==> inputs of garnet <==
// alu_top
module alu_top #(
    parameter A_WIDTH_TOP = 16,
    parameter B_WIDTH_TOP = 16
) (
    input   CLK,rst,
    input   [3 : 0] ALU_FUNC,
    input   [A_WIDTH_TOP - 1 : 0] A,
    input   [B_WIDTH_TOP - 1 : 0] B,
    output  [A_WIDTH_TOP + B_WIDTH_TOP - 1 : 0] Arith_OUT, Logic_OUT, CMP_OUT,Shift_OUT,
    output  Carry_OUT, Arith_Flag, Logic_Flag, CMP_Flag, Shift_Flag
);
wire Arith_EN, Logic_EN, CMP_EN, Shift_EN;
Decoder_Unit U0 (
    .DEC_ALU_FUNC(ALU_FUNC[3 : 2]),
    .DEC_Arith_Enable(Arith_EN),
    .DEC_Logic_Enable(Logic_EN),
    .DEC_CMP_Enable  (CMP_EN),
    .DEC_Shift_Enable(Shift_EN)
);
Arithmetic_Unit #(.A_WIDTH(A_WIDTH_TOP), .B_WIDTH(B_WIDTH_TOP)) U1 (
    .clk(CLK),
    .rst(rst),
    .A(A),
    .B(B),
    .Arith_ALU_FUNC(ALU_FUNC[1 : 0]),
    .Arith_Enable(Arith_EN),
    .Arith_OUT(Arith_OUT),
    .Carry_OUT(Carry_OUT),
    .Arith_Flag(Arith_Flag)
);
Logic_Unit #(.A_WIDTH(A_WIDTH_TOP), .B_WIDTH(B_WIDTH_TOP)) U2 (
    .clk(CLK),
    .rst(rst),
    .A(A),
    .B(B),
    .Logic_ALU_FUNC(ALU_FUNC[1 : 0]),
    .Logic_Enable(Logic_EN),
    .Logic_OUT(Logic_OUT),
    .Logic_Flag(Logic_Flag)
);
CMP_Unit #(.A_WIDTH(A_WIDTH_TOP), .B_WIDTH(B_WIDTH_TOP)) U3 (
    .clk(CLK),
    .rst(rst),
    .A(A),
    .B(B),
    .CMP_ALU_FUNC(ALU_FUNC[1 : 0]),
    .CMP_Enable(CMP_EN),
    .CMP_OUT(CMP_OUT),
    .CMP_Flag(CMP_Flag)
);
Shift_Unit #(.A_WIDTH(A_WIDTH_TOP), .B_WIDTH(B_WIDTH_TOP)) U4 (
    .clk(CLK),
    .rst(rst),
    .A(A),
    .B(B),
    .Shift_ALU_FUNC(ALU_FUNC[1 : 0]),
    .Shift_Enable(Shift_EN),
    .Shift_OUT(Shift_OUT),
    .Shift_Flag(Shift_Flag)
);
endmodule
export LEC_CHECK = 0
export CAP_MARGIN = 20
export CORE_ASPECT_RATIO = 1.36
export CORE_MARGIN = 3
export CORE_UTILIZATION = 40
export GPL_TIMING_DRIVEN = 0
export MAX_ROUTING_LAYER = met4
export SLEW_MARGIN = 20
export TNS_END_PERCENT = 15
create_clock -name core_clock -period 178.0 [get_ports {CLK}]
run.sh (not shown) runs the stock make flow with config.mk's settings and CLKGATE_MAP_FILE=.
==> fjord: changes against garnet <==
- CELL_PAD_IN_SITES_DETAIL_PLACEMENT: not set -> 2
- CORE_ASPECT_RATIO: 1.36 -> 0.71
- CORE_MARGIN: 3 -> 2
- GPL_ROUTABILITY_DRIVEN: not set -> 0
- GPL_TIMING_DRIVEN: 0 -> not set
- MAX_ROUTING_LAYER: met4 -> not set
- MIN_ROUTING_LAYER: not set -> met2
- TNS_END_PERCENT: 15 -> 90
==> flow/constraint.sdc (replaced) <==
create_clock -name core_clock -period 130.0 [get_ports {CLK}]
set_input_delay 26.0000 -clock core_clock [delete_from_list [all_inputs] [get_ports {CLK}]]
set_output_delay 26.0000 -clock core_clock [all_outputs]
set_load 0.01 [all_outputs]
==> pepper: changes against garnet <==
- CORE_ASPECT_RATIO: 1.36 -> 0.71
- CORE_MARGIN: 3 -> 2
- GPL_TIMING_DRIVEN: 0 -> not set
- MAX_ROUTING_LAYER: met4 -> not set
- TNS_END_PERCENT: 15 -> 90
==> flow/constraint.sdc (replaced) <==
create_clock -name core_clock -period 130.0 [get_ports {CLK}]
set_input_delay 26.0000 -clock core_clock [delete_from_list [all_inputs] [get_ports {CLK}]]
set_output_delay 26.0000 -clock core_clock [all_outputs]
set_load 0.01 [all_outputs]
==> results <==
| metric | pepper | fjord | garnet |
|---|---|---|---|
| Number of filler cells placed in the layout | 9183 | - | 9132 |
| Logic area | 0.0321 mm² | - | 0.0320 mm² |
| Clock insertion delay at the later pin of the skew report | 390 ps | - | 370 ps |
| Worst slack, placed | 7180 ps | -7750 ps | 36930 ps |
| Pins Over Slew Limit | 0 | - | 0 |
| Result of the run | complete, no violations | aborted with a tool error | complete, no violations |
| Stage where the flow stopped | - | 5_1_grt | - |
| Placer Congestion | 0.954 | - | 1.00 |
| Via count | 35.9k | - | 36.0k |
| Remaining antenna violation count | 0 | - | 0 |
| FF+latch count | 73 | - | 73 |
| Number of clock-tree buffers in the layout | 9 | - | 9 |
| Worst clock skew on the final layout | 0 ps | - | 0 ps |
| Startpoint type of the worst setup path | primary input | - | primary input |
| Fraction of standard cell area that is sequential | 4.70% | - | 4.61% |
| Placed cell count | 5980 | 5975 | 6121 |
| Hold EP | U2.Logic_OUT[5]$_DFFE_PN0P_ | - | U1.Arith_OUT[7]$_DFFE_PN0P_ |
| Worst hold path type | register to register | - | register to register |
| Worst min-delay path startpoint | U2.Logic_OUT[5]$_DFFE_PN0P_ | - | U1.Arith_OUT[7]$_DFFE_PN0P_ |
| Crit path top cell by count | o21a_1 | - | o21a_1 |
| Max Fanout on Critical Path | 41 | - | 25 |

---

==> try-delta <==
Starting RTL as in the previous note.
## alu_top
module alu_top #(
    parameter A_WIDTH_TOP = 16,
    parameter B_WIDTH_TOP = 16
) (
    input   CLK,rst,
    input   [3 : 0] ALU_FUNC,
    input   [A_WIDTH_TOP - 1 : 0] A,
    input   [B_WIDTH_TOP - 1 : 0] B,
    output  [A_WIDTH_TOP + B_WIDTH_TOP - 1 : 0] Arith_OUT, Logic_OUT, CMP_OUT,Shift_OUT,
    output  Carry_OUT, Arith_Flag, Logic_Flag, CMP_Flag, Shift_Flag
);
==> flow/config.mk <==
export PLATFORM = sky130hd
export DESIGN_NAME = alu_top
export DESIGN_NICKNAME = alu_top
export VERILOG_FILES = /design/flow/design.v
export SDC_FILE = /design/flow/constraint.sdc
export NUM_CORES = 4
export LEC_CHECK = 0
export ABC_AREA = 1
export CAP_MARGIN = 20
export CORE_MARGIN = 2
export CORE_UTILIZATION = 72
export CTS_CLUSTER_DIAMETER = 392
export CTS_CLUSTER_SIZE = 100
export PLACE_DENSITY = 0.4
export SLEW_MARGIN = 20
export TNS_END_PERCENT = 10
==> flow/constraint.sdc <==
create_clock -name core_clock -period 87.9 [get_ports {CLK}]
set_input_delay 17.5800 -clock core_clock [delete_from_list [all_inputs] [get_ports {CLK}]]
set_output_delay 17.5800 -clock core_clock [all_outputs]
set_load 0.01 [all_outputs]
==> inputs of try-quartz, as changes to try-delta <==
ABC_AREA = default   (was 1)
CORE_ASPECT_RATIO = 1.73   (was default)
CORE_MARGIN = 9   (was 2)
CORE_UTILIZATION = 65   (was 72)
CTS_CLUSTER_DIAMETER = default   (was 392)
CTS_CLUSTER_SIZE = default   (was 100)
PLACE_DENSITY = default   (was 0.4)
PLACE_DENSITY_LB_ADDON = 0.02   (was default)
==> flow/constraint.sdc (replaced) <==
create_clock -name core_clock -period 130.0 [get_ports {CLK}]
set_input_delay 26.0000 -clock core_clock [delete_from_list [all_inputs] [get_ports {CLK}]]
set_output_delay 26.0000 -clock core_clock [all_outputs]
set_load 0.01 [all_outputs]
==> inputs of try-ember, as changes to try-delta <==
ABC_AREA = default   (was 1)
CORE_UTILIZATION = 70   (was 72)
CTS_CLUSTER_DIAMETER = 88   (was 392)
CTS_CLUSTER_SIZE = default   (was 100)
MAX_ROUTING_LAYER = met4   (was default)
PLACE_DENSITY = default   (was 0.4)
TNS_END_PERCENT = default   (was 10)
==> flow/constraint.sdc (replaced) <==
create_clock -name core_clock -period 85.3 [get_ports {CLK}]
set_input_delay 17.0600 -clock core_clock [delete_from_list [all_inputs] [get_ports {CLK}]]
set_output_delay 17.0600 -clock core_clock [all_outputs]
set_load 0.01 [all_outputs]
==> inputs of try-willow, as changes to try-delta <==
ABC_AREA = default   (was 1)
CORE_UTILIZATION = 12   (was 72)
CTS_CLUSTER_DIAMETER = default   (was 392)
CTS_CLUSTER_SIZE = default   (was 100)
PLACE_DENSITY = default   (was 0.4)
TNS_END_PERCENT = default   (was 10)
==> flow/constraint.sdc (replaced) <==
create_clock -name core_clock -period 204.0 [get_ports {CLK}]
set_input_delay 40.8000 -clock core_clock [delete_from_list [all_inputs] [get_ports {CLK}]]
set_output_delay 40.8000 -clock core_clock [all_outputs]
set_load 0.01 [all_outputs]
==> CHANGELOG.md <==
## Implementation

- Log Error: [ERROR DPL-0038] Utilization greater than 100%, impossible to legalize
- And+or+nand+nor area frac: 21.7%
- DP Worst Slack: -12510 ps
- Yosys Instances: 4761
- Synth mux share: 4.92%
- Synth logic family: adder cells
- Placed Cells: 6792
- Failing step: clock tree synthesis
- Status: stopped before the end
- Detailed Place HPWL: 136000 um
That was try-ember.
==> CHANGELOG.md <==
### Metrics

- Area leader, netlist: ha_1
- Vias post-DR: 35800
- Yosys Instances: 4761
- Detailed Place HPWL: around 110000 um
- Avg Inst Size Synth: 7.58 sq um
- Nets: about 5600
- And+or+nand+nor area frac: 21.7%
- M3 GR Usage: 0.949%
- Comb area: 32000 sq um
- CTS resizes: 0
- Synth mux share: just under 5%
- Max Fclk: ~7.3 MHz
- Synth logic family: adder cells
- Placed Cells: 8758
- Area leader share: a little under a fifth
- Status: no timing/DRC/antenna violations
- Vias in the first global route: between 30000 and 40000
That was try-willow.
==> CHANGELOG.md <==
### Metrics

- Met1 Usage GRT: ~54%
- Most used cell, CP: nand2_1
- EDFF count, synth: 0
- Synth mux share: less than 1%
- Die X: 231 um
- Detailed Place HPWL: 91900 um
- Antenna-violating nets left: 0
- Initial DRC Count: about 4100
- Final setup vio count: 2
- Core area: 51200 sq um
- DP Worst Slack: -2840 ps
- Status: failed layout checks
- And+or+nand+nor area frac: 29.8%
- Final WS setup: -2150 ps
- Clk sinks: 73
- SO Viols: negative setup slack
- Placed Cells: 6760
That was try-delta.
==> CHANGELOG.md <==
### Metrics

- Final non-clock buffer share: 4.81%
- Die Y: 328 um
- And+or+nand+nor area frac: 21.7%
- Status: no timing/DRC/antenna violations
- Synth mux share: 4.92%
- Area leader share: 18.9%
- CTS Buffer Depth: 2
- Measured slew at the worst slew-check pin: 1240 ps
- Synth logic family: adder cells
- Detailed Place HPWL: 101000 um
- Max Cap Violations: 0
- Uppermost layer routed: met5
- DP Worst Slack: a little under 8000 ps
- Placed Cells: 5487
- Design Area, Final: 38100 sq um
- Yosys Instances: 4761
That was try-quartz.
